## the reference run
==> flow/design.v <==
module JAM (
input CLK,
input RST,
output reg [2:0] W,
output reg [2:0] J,
input [6:0] Cost,
output reg [3:0] MatchCount,
output reg [9:0] MinCost,
output reg Valid );
reg [5:0]state;
reg [2:0]num[0:7];
reg [4:0]ix;
reg [9:0]tempCost;
reg [4:0]changePoint;
reg [4:0]n;
reg [4:0]max_min_pos;
reg [4:0]max_min_value;
always @(posedge CLK or posedge RST) 
begin
    if(RST)
    begin
		  W <= 0;
		  J <= 0;
		  Valid <= 0;
		  num[0] <= 0;
		  num[1] <= 1;
		  num[2] <= 2;
		  num[3] <= 3;
		  num[4] <= 4;
		  num[5] <= 5;
		  num[6] <= 6;
		  num[7] <= 7;
		  state <= 0;
		  ix <= 1;
		  tempCost <= 0;
		  MatchCount <= 0;
		  MinCost <= 1023;
		  changePoint <= 0;
		  n <= 10;
		  max_min_pos <= 0;
		  max_min_value <= 10;
    end
    else 
    begin
		case(state)
			5'd0:
			begin
				if(ix > 8)
				begin
					if(tempCost < MinCost)
					begin
						MatchCount <= 1;
						MinCost <= tempCost;
					end
					else if(tempCost == MinCost)
					begin
						MatchCount <= MatchCount + 1;
					end
					ix <= 1;
					tempCost <= 0;
					state <= 1;
				end
				else if(ix == 8)
				begin
					tempCost <= tempCost + Cost;
					ix <= ix + 1;
				end
				else
				begin
					tempCost <= tempCost + Cost;
					W <= ix;
					J <= num[ix];
					ix <= ix + 1;
				end
			end
			5'd1:
			begin
				if(num[7] > num[6])
				begin
					num[6] <= num[7];
					num[7] <= num[6];
					state <= 0;
					W <= 0;
					J <= num[0];
				end
				else if(num[6] > num[5])
				begin
					 if(num[7] > num[5] && num[7] < num[6])
					 begin
						num[7] <= num[6];
						num[5] <= num[7];
						num[6] <= num[5];
						state <= 0;
						W <= 0;
						J <= num[0];
					 end
					 else
					 begin
						num[5] <= num[6];
						num[6] <= num[7];
						num[7] <= num[5];
						state <= 0;
						W <= 0;
						J <= num[0];
					 end
				end
				else if(num[5] > num[4])
				begin
						if(num[6] < num[4] && ((num[7] < num[4]) || num[5] < num[7]) )
						begin
							num[4] <= num[5];
							num[5] <= num[7];
							num[7] <= num[4];
						end
						else if(num[6] > num[4] && num[5] > num[6] && num[7] < num[4])
						begin
							num[4] <= num[6];
							num[5] <= num[7];
							num[6] <= num[4];
							num[7] <= num[5];
						end
						else if(num[7] > num[4] && num[7] < num[6] && num[7] < num[5])
						begin
							num[4] <= num[7];
							num[5] <= num[4];
							num[7] <= num[5];
						end
						state <= 0;
						W <= 0;
						J <= num[0];
				end
				else if(num[4] > num[3])
				begin
					changePoint <= 3;
					state <= 2;
					n <= 4;
				end
				else if(num[3] > num[2])
				begin
					changePoint <= 2;
					state <= 2;
					n <= 3;
				end
				else if(num[2] > num[1])
				begin
					changePoint <= 1;
					state <= 2;
					n <= 2;
				end
				else if(num[1] > num[0])
				begin
					changePoint <= 0;
					state <= 2;
					n <= 1;
				end
				else
					state <= 4;
			end
			5'd2:
			begin
				if(n >= 8)
				begin
					num[changePoint] <= num[max_min_pos];
					num[max_min_pos] <= num[changePoint];
					state <= 3;
					max_min_value <= 10;
				end
				else
				begin
					if(num[n] > num[changePoint] && num[n] < max_min_value)
					begin
						max_min_pos <= n;
						max_min_value <= num[n];
					end
					n <= n + 1;
				end
			end
			5'd3:
			begin
				if(changePoint == 4)
				begin
					num[5] <= num[7];
					num[7] <= num[5];
				end
				else if(changePoint == 3)
				begin
					num[4] <= num[7];
					num[5] <= num[6];
					num[6] <= num[5];
					num[7] <= num[4];
				end
				else if(changePoint == 2)
				begin
					num[3] <= num[7];
					num[4] <= num[6];
					num[6] <= num[4];
					num[7] <= num[3];
				end
				else if(changePoint == 1)
				begin
					num[2] <= num[7];
					num[3] <= num[6];
					num[4] <= num[5];
					num[5] <= num[4];
					num[6] <= num[3];
					num[7] <= num[2];
				end
				else if(changePoint == 0)
				begin
					num[1] <= num[7];
					num[2] <= num[6];
					num[3] <= num[5];
					num[5] <= num[3];
					num[6] <= num[2];
					num[7] <= num[1];
				end
					state <= 0;
					W <= 0;
					J <= num[0];
			end
			5'd4:
			begin
				Valid <= 1;
			end
		endcase
    end
end
endmodule
clock: 4.76 ns
lec_check: 0
abc_area: 0
cap_margin: 20
cell_pad_in_sites_detail_placement: 0
cell_pad_in_sites_global_placement: 0
core_aspect_ratio: 1.39
core_margin: 2
core_utilization: 22
gpl_routability_driven: 0
max_routing_layer: met4
place_density_lb_addon: 0.13
setup_slack_margin: 1.08
slew_margin: 20
tns_end_percent: 15
run.sh (not shown) runs the stock make flow with config.mk's settings and CLKGATE_MAP_FILE=.
Looking at the reports, the reference run completed the entire flow and the layout it produced met the timing, design-rule and antenna checks.
Modified inputs, the trial run compared to the reference run
Settings: TNS_END_PERCENT: 15 -> unset; ABC_AREA: 0 -> unset; CELL_PAD_IN_SITES_GLOBAL_PLACEMENT: 0 -> unset; MAX_ROUTING_LAYER: met4 -> unset; GPL_ROUTABILITY_DRIVEN: 0 -> unset; PLACE_DENSITY_LB_ADDON: 0.13 -> unset; CORE_ASPECT_RATIO: 1.39 -> unset; SETUP_SLACK_MARGIN: 1.08 -> 0.32; CORE_UTILIZATION: 22 -> 40; CELL_PAD_IN_SITES_DETAIL_PLACEMENT: 0 -> unset; the clock period (ns, I/O delays scaled along): 4.76 -> 3.72.
Results
Of the reference run and the trial run, the lower combinational gate area belongs to the reference run.
Sort the reference run and the trial run by global-route track usage on met2, ascending, and the reference run comes first.
Looking only at post-layout net count, and setting everything else aside, the higher value of the reference run and the trial run goes to the trial run.
Least setup slack across all paths after layout: the reference run and the trial run compared, higher one is the reference run
Summary: estimated wirelength of the detail-placed design, the trial run better than the reference run
The total global-route track usage number comes out lower for the reference run vs the trial run.
As of the trial run, final wirelength had fallen by more than 10% compared to the reference run.

---

the previous run:
RTL: the design.v shown in full above, as it stands there.
==> flow/config.mk <==
export PLATFORM = sky130hd
export DESIGN_NAME = JAM
export DESIGN_NICKNAME = JAM
export VERILOG_FILES = /design/flow/design.v
export SDC_FILE = /design/flow/constraint.sdc
export NUM_CORES = 4
export LEC_CHECK = 0
export ABC_AREA = 1
export CAP_MARGIN = 20
export CORE_MARGIN = 2
export CORE_UTILIZATION = 58
export SLEW_MARGIN = 20
==> flow/constraint.sdc <==
create_clock -name core_clock -period 2.63 [get_ports {CLK}]
set_input_delay 0.5260 -clock core_clock [delete_from_list [all_inputs] [get_ports {CLK}]]
set_output_delay 0.5260 -clock core_clock [all_outputs]
set_load 0.01 [all_outputs]
Input changes introduced in the current run (baseline for comparison: the previous run):
- setting CTS_CLUSTER_DIAMETER to 335 for the first time
- changing CORE_UTILIZATION from 58 to 72
- changing the clock period (ns, I/O delays scaled along) from 2.63 to 2.11
Notes after the runs:
- Initial core utilization on the current run is up relative to the previous run.
- The current run: it failed with a tool error in global routing (5_1_grt), so there are no final results.
- Looking at post-placement worst setup slack, the current run sits below the previous run.
- Taking the previous run as the reference, in the current run die area fell about 19%, area after synthesis about even.
- Core outline area went down by more than 10% going from the previous run to the current run.
- Comparing the current run against the previous run, there is no change at all in count of buffers from port buffering.
